==> flow/design.v (excerpt) <==
module comm_top(
  input wire sys_clk,
  input wire sys_clk_rst,
  input wire rst,
  input wire bit_in, 
  output wire bit_out, 
  output wire [7:0] data_trans, 
  output wire [7:0] data_recev 
);
Size in the first run: about 1,000 cells after synthesis, ~150 flip-flops, roughly 8300 sq um of cells after synthesis.
make LEC_CHECK=0 ABC_AREA=1 CAP_MARGIN=20 CORE_ASPECT_RATIO=1.45 CORE_MARGIN=2 CORE_UTILIZATION=69 CTS_CLUSTER_DIAMETER=189 CTS_CLUSTER_SIZE=96 SLEW_MARGIN=20 TNS_END_PERCENT=10 finish   # period 8.08 ns
run.sh (not shown) runs the stock make flow with config.mk's settings and CLKGATE_MAP_FILE=.
==> next run, changes <==
- ABC_AREA: 1 -> default
- CORE_ASPECT_RATIO: 1.45 -> default
- CORE_UTILIZATION: 69 -> 40
- CTS_CLUSTER_DIAMETER: 189 -> default
- CTS_CLUSTER_SIZE: 96 -> default
- TNS_END_PERCENT: 10 -> default
- clock period: 8.08 -> 10.0 ns (I/O delays scaled with it)
The new run ran to the end with no violations.
First-iteration DRC count increases by 29%.
Combinational power decreases by 19%.
Global-route usage decreases by 13 points.
Maximum frequency decreases by 18%.
Power decreases by 23%.
Wire length decreases by 16%.
Final cell count decreases by 10%.
Die size increases by 63%.
Setup slack gets better by 1.2 ns.
Cell area decreases by 3.4%.
Worst hold slack gets worse by 0.0071 ns.
==> next run, changes <==
- CTS_CLUSTER_DIAMETER: default -> 400
- CTS_CLUSTER_SIZE: default -> 96
- PLACE_DENSITY: default -> 0.35
Outcome: The new run went through all stages and came out clean; non-clock buffer count drops by 1; design area rose by 0.82%; clock-buffer cell count shrinks by 1; clock power came out higher by 15%; setup slack got worse by 0.015 ns; worst hold slack is better by 0.0050 ns; first-iteration DRC count came out lower by 21%.
==> next run, changes <==
- CORE_ASPECT_RATIO: default -> 0.5
- CORE_MARGIN: 2 -> 8
- CORE_UTILIZATION: 40 -> 59
- CTS_CLUSTER_DIAMETER: 400 -> 324
- CTS_CLUSTER_SIZE: 96 -> 98
- SETUP_SLACK_MARGIN: default -> 2.76
- SLEW_MARGIN: 20 -> 5
- TNS_END_PERCENT: default -> 30
=> Cell area goes down slightly. Setup slack gets better by 0.070 ns. Fmax goes up slightly.

* * *

Setup of exp/willow:
Starting RTL as in the previous note.
make LEC_CHECK=0 ABC_AREA=0 CAP_MARGIN=40 CELL_PAD_IN_SITES_DETAIL_PLACEMENT=1 CELL_PAD_IN_SITES_GLOBAL_PLACEMENT=3 CORE_ASPECT_RATIO=1.23 CORE_MARGIN=2 CORE_UTILIZATION=67 CTS_CLUSTER_DIAMETER=75 GPL_ROUTABILITY_DRIVEN=1 GPL_TIMING_DRIVEN=1 MAX_ROUTING_LAYER=met4 MIN_ROUTING_LAYER=met2 PLACE_DENSITY_LB_ADDON=0.12 SETUP_SLACK_MARGIN=-0.01 SLEW_MARGIN=40 TNS_END_PERCENT=85 finish   # period 6.48 ns
As the logs show, exp/willow stopped at global placement without I/O (3_1_place_gp_skip_io) after a tool error, so it never reached the end of the flow.
What exp/tundra does differently from exp/willow at the input level:
- GPL_ROUTABILITY_DRIVEN: 1 -> 0
- MAX_ROUTING_LAYER: met4 -> unset
- PLACE_DENSITY_LB_ADDON: 0.12 -> unset
- MIN_ROUTING_LAYER: met2 -> unset
- ABC_AREA: 0 -> unset
- CAP_MARGIN: 40 -> 20
- SLEW_MARGIN: 40 -> 20
- CTS_CLUSTER_DIAMETER: 75 -> 144
- CORE_ASPECT_RATIO: 1.23 -> unset
- CELL_PAD_IN_SITES_DETAIL_PLACEMENT: 1 -> unset
- CORE_UTILIZATION: 67 -> 23
- GPL_TIMING_DRIVEN: 1 -> unset
- the clock period (ns, I/O delays scaled along): 6.48 -> 10.0
### Flow results
- exp/tundra | stages: all done | timing, DRC, antenna: all pass
- There was hardly any difference in mean area per synthesized cell between exp/willow and exp/tundra.
- Comparing exp/tundra and exp/willow, the lower core region area was measured on exp/willow.
- Re count of standard-cell rows: exp/tundra is about 55% up on exp/willow.
- The final reports for exp/tundra and exp/willow show effective utilization at floorplan lower in the former.
- [compare] base=exp/willow new=exp/tundra: xor and xnor area share after synthesis was more or less identical; die size went up by about 180%; die span in y went up by 52%; count of distinct cell types in the synthesized netlist was more or less identical.
[inputs] exp/umber vs exp/tundra
- swapping 20 for 0 in CAP_MARGIN
- clearing GPL_ROUTABILITY_DRIVEN, which used to be 0
- swapping 23 for 59 in CORE_UTILIZATION
- swapping 144 for 324 in CTS_CLUSTER_DIAMETER
- putting CORE_ASPECT_RATIO at 0.5 where nothing was set
- swapping -0.01 for 1.98 in SETUP_SLACK_MARGIN
- putting CTS_CLUSTER_SIZE at 98 where nothing was set
- putting PLACE_DENSITY at 0.35 where nothing was set
- swapping 2 for 5 in CORE_MARGIN
- swapping 85 for 30 in TNS_END_PERCENT
- swapping 20 for 40 in SLEW_MARGIN
- clearing CELL_PAD_IN_SITES_GLOBAL_PLACEMENT, which used to be 3
==> comparison <==
The layout overhead on the synthesized area reported for exp/umber is smaller than that of exp/tundra by 4.5 points.
Compared with exp/tundra, in exp/umber net switching share of the total power closely matched the old numbers, setup slack increased by 0.14 ns relative to the old numbers.

* * *

north:
comm_top again, from the RTL that the note above started with.
==> flow/config.mk <==
export PLATFORM = sky130hd
export DESIGN_NAME = comm_top
export DESIGN_NICKNAME = comm_top
export VERILOG_FILES = /design/flow/design.v
export SDC_FILE = /design/flow/constraint.sdc
export NUM_CORES = 4
export LEC_CHECK = 0
export CAP_MARGIN = 5
export CELL_PAD_IN_SITES_DETAIL_PLACEMENT = 1
export CORE_MARGIN = 2
export CORE_UTILIZATION = 26
export GPL_TIMING_DRIVEN = 1
export MAX_ROUTING_LAYER = met4
export MIN_ROUTING_LAYER = met1
export SETUP_SLACK_MARGIN = 0.42
export SLEW_MARGIN = 35
export TNS_END_PERCENT = 65
==> flow/constraint.sdc <==
create_clock -name core_clock -period 5.81 [get_ports {sys_clk}]
set_input_delay 1.1620 -clock core_clock [delete_from_list [all_inputs] [get_ports {sys_clk}]]
set_output_delay 1.1620 -clock core_clock [all_outputs]
set_load 0.01 [all_outputs]
north closes out successfully: all stages finished, all timing, DRC and antenna checks passed.
Relative to north, the following input files were edited for south:
Settings: a deleted SETUP_SLACK_MARGIN that had been 0.42; a deleted GPL_TIMING_DRIVEN that had been 1; a change of CAP_MARGIN from 5 to 20; a change of CORE_UTILIZATION from 26 to 68; a deleted TNS_END_PERCENT that had been 65; a deleted MAX_ROUTING_LAYER that had been met4; an added CTS_CLUSTER_SIZE of 37; a deleted CELL_PAD_IN_SITES_DETAIL_PLACEMENT that had been 1; a change of SLEW_MARGIN from 35 to 20; a deleted MIN_ROUTING_LAYER that had been met1; a change of the clock period (ns, I/O delays scaled along) from 5.81 to 4.0.
[summary]
Looking at sequential share of layout area, south sits above north.
In south the detailed-route wire length turned out 9.3% lower than in north.
Taking north over south, the clock group power ratio works out to 0.76.
Area growth from synthesis to layout (lower): south
Cell count came out lower on south than on north.
Measured against south, the detailed-route vias per instance of north comes out at 0.79 times the reference value.
[south vs north] number of cells on the critical path: lower in south
There was hardly any difference in sequential cell count between north and south.
Total power: south above north
What east does differently from south at the input level:
Settings: CTS_CLUSTER_SIZE: 37 -> unset; ABC_AREA: unset -> 1; CORE_UTILIZATION: 68 -> 72; the clock period (ns, I/O delays scaled along): 4.0 -> 2.33.
==> comparison <==
- Final checks on east, whose flow otherwise completed, came back failing, citing setup timing.
- On wire length on met3: east sits above south.
- On east: global-route wire length before repair is 8800 µm higher than what south gave.
- Going from south to east, power density over the cells grows by about 45%.
- east vs south, cell count went up by 369.
- The synthesized-area fraction occupied by and/or/nand/nor cells reported for east is greater than that of south by 7.0 points.
- Clock power: east vs south up 71%
- The number of buffers outside the clock class in the layout in east is 4.7 times that in south.
- Sort south and east by worst setup margin desc -> top: south
Inputs modified between east and west:
Settings: setting SETUP_SLACK_MARGIN to 0.44 for the first time; setting CTS_CLUSTER_SIZE to 19 for the first time; setting CTS_CLUSTER_DIAMETER to 384 for the first time; setting PLACE_DENSITY to 0.85 for the first time.
--- outcome ---
west is listed as incomplete: the tool reported an error in global routing (5_1_grt) and the run ended there. Compare west and east | number of buffers inserted to repair setup after CTS lower: east. Re distinct cell type count of the synthesized netlist: no difference whatsoever between west and east. Pre-CTS setup slack delta for west relative to east: 0.037 ns lower. Comparing west and east, the lower post-cts resize count is on east. Comparing west against east, there is no change at all in width of the die.

* * *

comm_top again, from the RTL that the note above started with.
==> flow/design.v (excerpt) <==
module comm_top(
  input wire sys_clk,
  input wire sys_clk_rst,
  input wire rst,
  input wire bit_in, 
  output wire bit_out, 
  output wire [7:0] data_trans, 
  output wire [7:0] data_recev 
);
  wire [15:0] en_hamming_code; 
  wire [13:0] de_hamming_code; 
Tx_top my_Tx_top(
  .sys_clk(sys_clk),
  .sys_clk_rst(sys_clk_rst),
  .rst(rst),
  .data_out(data_trans), 
  .hammingcode(en_hamming_code),
  .fsk_out(bit_out) 
);
Rx_top my_Rx_top(
  .sys_clk(sys_clk),
  .sys_clk_rst(sys_clk_rst),
  .rst(rst),
  .bit_in(bit_in), 
  .hammingcode(de_hamming_code),
  .sig_out(data_recev) 
);
endmodule
Settings: LEC_CHECK=0, ABC_AREA=1, CAP_MARGIN=5, CELL_PAD_IN_SITES_DETAIL_PLACEMENT=0, CELL_PAD_IN_SITES_GLOBAL_PLACEMENT=2, CORE_MARGIN=7, CORE_UTILIZATION=39, CTS_CLUSTER_DIAMETER=65, GPL_ROUTABILITY_DRIVEN=1, GPL_TIMING_DRIVEN=1, MAX_ROUTING_LAYER=met5, MIN_ROUTING_LAYER=met1, SETUP_SLACK_MARGIN=0.46, SLEW_MARGIN=10, TNS_END_PERCENT=65; clock period 2.7 ns.
The first run finished but failed the layout checks on negative setup slack.
Change:
Settings changed: SETUP_SLACK_MARGIN 0.46 to 0.42, SLEW_MARGIN 10 to 35.
Clock period 2.7 ns to 5.81 ns, I/O delays scaled along.
Effect:
- With this change the flow finished clean
- maximum frequency shrinks by roughly a tenth
- power shrinks by well over a third
- cell area shrinks by roughly a tenth
- clock power shrinks by well over a third
- clock-buffer cell count shrinks by 1
- sequential power shrinks by well over a third
- critical path depth does not change

* * *

comm_top again, from the RTL that the note above started with.
Design comm_top, start of the top module:
module comm_top(
  input wire sys_clk,
  input wire sys_clk_rst,
  input wire rst,
  input wire bit_in, 
  output wire bit_out, 
  output wire [7:0] data_trans, 
  output wire [7:0] data_recev 
);
clock: 2.33 ns
lec_check: 0
abc_area: 1
cap_margin: 20
core_aspect_ratio: 1.35
core_margin: 2
core_utilization: 72
cts_cluster_diameter: 400
cts_cluster_size: 98
hold_slack_margin: 0.29
setup_slack_margin: -0.23
slew_margin: 20
tns_end_percent: 15
The first run ran to the end with violations: setup timing.
Next try:
ABC_AREA = unset   (was 1)
CORE_ASPECT_RATIO = unset   (was 1.35)
CORE_UTILIZATION = 40   (was 72)
CTS_CLUSTER_DIAMETER = unset   (was 400)
CTS_CLUSTER_SIZE = unset   (was 98)
HOLD_SLACK_MARGIN = unset   (was 0.29)
SETUP_SLACK_MARGIN = unset   (was -0.23)
TNS_END_PERCENT = unset   (was 15)
clock period = 4.2 ns   (was 2.33 ns; I/O delays follow)
Result: The new run finished with timing, DRC and antenna clean. Clock skew stays flat. Worst hold slack improves by 0.082 ns. Synthesized cell count drops by about 20%. Clock power came out lower by about 43%. Final cell count shrinks by about 17%. Fmax fell by about 18%. Power is lower by about 44%. Sequential power fell by about 44%. Design area is lower by about 11%. Area after synthesis decreases by 3.7%. First-iteration DRC count decreases by 48%.
Next try:
SETUP_SLACK_MARGIN = -0.38   (was unset)
Design area stays the same.
Worst setup slack is unchanged.
Total power stays the same.
Flip-flop count is unchanged.
Global-route usage is unchanged.
Next try:
CTS_CLUSTER_DIAMETER = 392   (was unset)
CTS_CLUSTER_SIZE = 98   (was unset)
PLACE_DENSITY = 0.88   (was unset)
SETUP_SLACK_MARGIN = unset   (was -0.38)
clock period = 10.0 ns   (was 4.2 ns; I/O delays follow)
Outcome:
- die area does not change
- cell area hardly moves
- count of clock-buffer cells in the layout is higher by 2

* * *

comm_top again, from the RTL that the note above started with.
make LEC_CHECK=0 ABC_AREA=1 CAP_MARGIN=20 CORE_MARGIN=2 CORE_UTILIZATION=72 CTS_CLUSTER_DIAMETER=202 CTS_CLUSTER_SIZE=91 PLACE_DENSITY=0.37 SETUP_SLACK_MARGIN=-0.16 SLEW_MARGIN=20 finish   # period 2.65 ns
The baseline finished but failed the layout checks on negative setup slack.
Then changed:
Settings changed: ABC_AREA 1 to default, CORE_UTILIZATION 72 to 32, CTS_CLUSTER_DIAMETER 202 to default, CTS_CLUSTER_SIZE 91 to default, PLACE_DENSITY 0.37 to default, SETUP_SLACK_MARGIN -0.16 to default.
Clock period 2.65 ns to 4.2 ns, I/O delays scaled along.
- Now the flow finished clean
- combinational power fell by 43%
- hold slack stays flat
- via count fell by 26%
- final area fell by 9.3%
- global-route usage fell by 21 points
- non-clock buffer count fell by 90
- count of clock-buffer cells in the layout fell by 5
Then changed:
Settings changed: CORE_ASPECT_RATIO from default to 0.5, CORE_UTILIZATION 32 to 40, SETUP_SLACK_MARGIN from default to 3.0.
Clock period 4.2 ns to 10.0 ns, I/O delays scaled along.
What happened:
- The changed run produced a clean layout
- clock power went down by about 60%
- setup slack is better by 5500 ps
- routed wire length went up by about 2%
- die size went down by about 20%
- sequential share of layout area went up by 0.84 points
- worst hold slack is better by 7.6 ps
- cell area went down by about 2%
- total power went down by 59%
- final cell count went down by 5.6%
Then changed:
Settings changed: CELL_PAD_IN_SITES_GLOBAL_PLACEMENT from default to 3, CORE_ASPECT_RATIO 0.5 to default, CORE_UTILIZATION 40 to 23, CTS_CLUSTER_DIAMETER from default to 291, SETUP_SLACK_MARGIN 3.0 to default, TNS_END_PERCENT from default to 85.
Global-route usage shrinks by 4.4 points.
Worst setup slack gets worse by 43 ps.
Worst hold slack hardly moves.
Power increases by a few percent.
Register-to-register slack is worse by 40 ps.
Wire length goes up by about a fifth.
First-iteration DRC count climbs by a little under a tenth.
Core utilization decreases by 19 points.
Count of clock-buffer cells in the layout came out higher by 1.
Then changed:
Settings changed: CAP_MARGIN 20 to 5, CELL_PAD_IN_SITES_GLOBAL_PLACEMENT 3 to default, CORE_ASPECT_RATIO from default to 0.5, CORE_MARGIN 2 to 5, CORE_UTILIZATION 23 to 59, CTS_CLUSTER_DIAMETER 291 to 324, CTS_CLUSTER_SIZE from default to 98, PLACE_DENSITY from default to 0.35, SLEW_MARGIN 20 to 0, TNS_END_PERCENT 85 to 30.
Result:
- The changed run passed the timing, DRC and antenna checks
- clock-buffer cell count fell by 1
- synthesized cell count does not change
- power fell by 2.1%
- wire length fell by 17%
- hold slack loses 10 ps
- via count stays flat
- area after synthesis is unchanged
- die area fell by 56%
- final cell count fell by 22%
- non-clock buffer count fell by 3

* * *

comm_top again, from the RTL that the note above started with.
clock: 2.7 ns
lec_check: 0
abc_area: 0
cap_margin: 5
cell_pad_in_sites_detail_placement: 0
cell_pad_in_sites_global_placement: 1
core_margin: 7
core_utilization: 39
cts_cluster_diameter: 65
gpl_routability_driven: 1
gpl_timing_driven: 0
max_routing_layer: met5
min_routing_layer: met1
setup_slack_margin: 0.46
slew_margin: 10
tns_end_percent: 65
The starting point finished with negative setup slack left.
Change:
- ABC_AREA: 0 -> not set
- CELL_PAD_IN_SITES_GLOBAL_PLACEMENT: 1 -> not set
- CORE_MARGIN: 7 -> 2
- CORE_UTILIZATION: 39 -> 72
- CTS_CLUSTER_DIAMETER: 65 -> not set
- CTS_CLUSTER_SIZE: not set -> 17
- GPL_ROUTABILITY_DRIVEN: 1 -> not set
- GPL_TIMING_DRIVEN: 0 -> 1
- MAX_ROUTING_LAYER: met5 -> met4
- PLACE_DENSITY_LB_ADDON: not set -> 0.01
- SETUP_SLACK_MARGIN: 0.46 -> 0.42
- SLEW_MARGIN: 10 -> 35
- clock period: 2.7 -> 3.49 ns (I/O delays scaled with it)
=>
- This time the run finished with timing, DRC and antenna clean
- worst setup slack is better by 0.85 ns
- design area drops by 6.1%
- total power drops by 25%
Change:
- ABC_AREA: not set -> 1
- CAP_MARGIN: 5 -> 20
- CELL_PAD_IN_SITES_DETAIL_PLACEMENT: 0 -> not set
- CTS_CLUSTER_DIAMETER: not set -> 400
- CTS_CLUSTER_SIZE: 17 -> 98
- GPL_TIMING_DRIVEN: 1 -> not set
- MAX_ROUTING_LAYER: met4 -> not set
- MIN_ROUTING_LAYER: met1 -> not set
- PLACE_DENSITY_LB_ADDON: 0.01 -> not set
- SETUP_SLACK_MARGIN: 0.42 -> not set
- SLEW_MARGIN: 35 -> 20
- TNS_END_PERCENT: 65 -> not set
- clock period: 3.49 -> 2.66 ns (I/O delays scaled with it)
Result: This time the run reached the layout checks and failed them: negative setup slack. Final cell count rises by about 30%. Synthesized cell count goes up by about 27%. Global-route usage hardly moves. Power rose by about 30%. First-iteration DRC count grows by 25%. Count of clock-buffer cells in the layout rose by 5.
Change:
- ABC_AREA: 1 -> not set
- CORE_UTILIZATION: 72 -> 40
- CTS_CLUSTER_DIAMETER: 400 -> not set
- CTS_CLUSTER_SIZE: 98 -> not set
- clock period: 2.66 -> 2.51 ns (I/O delays scaled with it)
The new run finished but failed the layout checks on negative setup slack.
Cell count falls by 9.7%.
Register-to-register slack loses 0.21 ns.
Worst setup slack degrades by 0.21 ns.
Final area drops by 2.2%.
Synthesized cell count decreases by 21%.
Power and IR drop assume default switching activity.
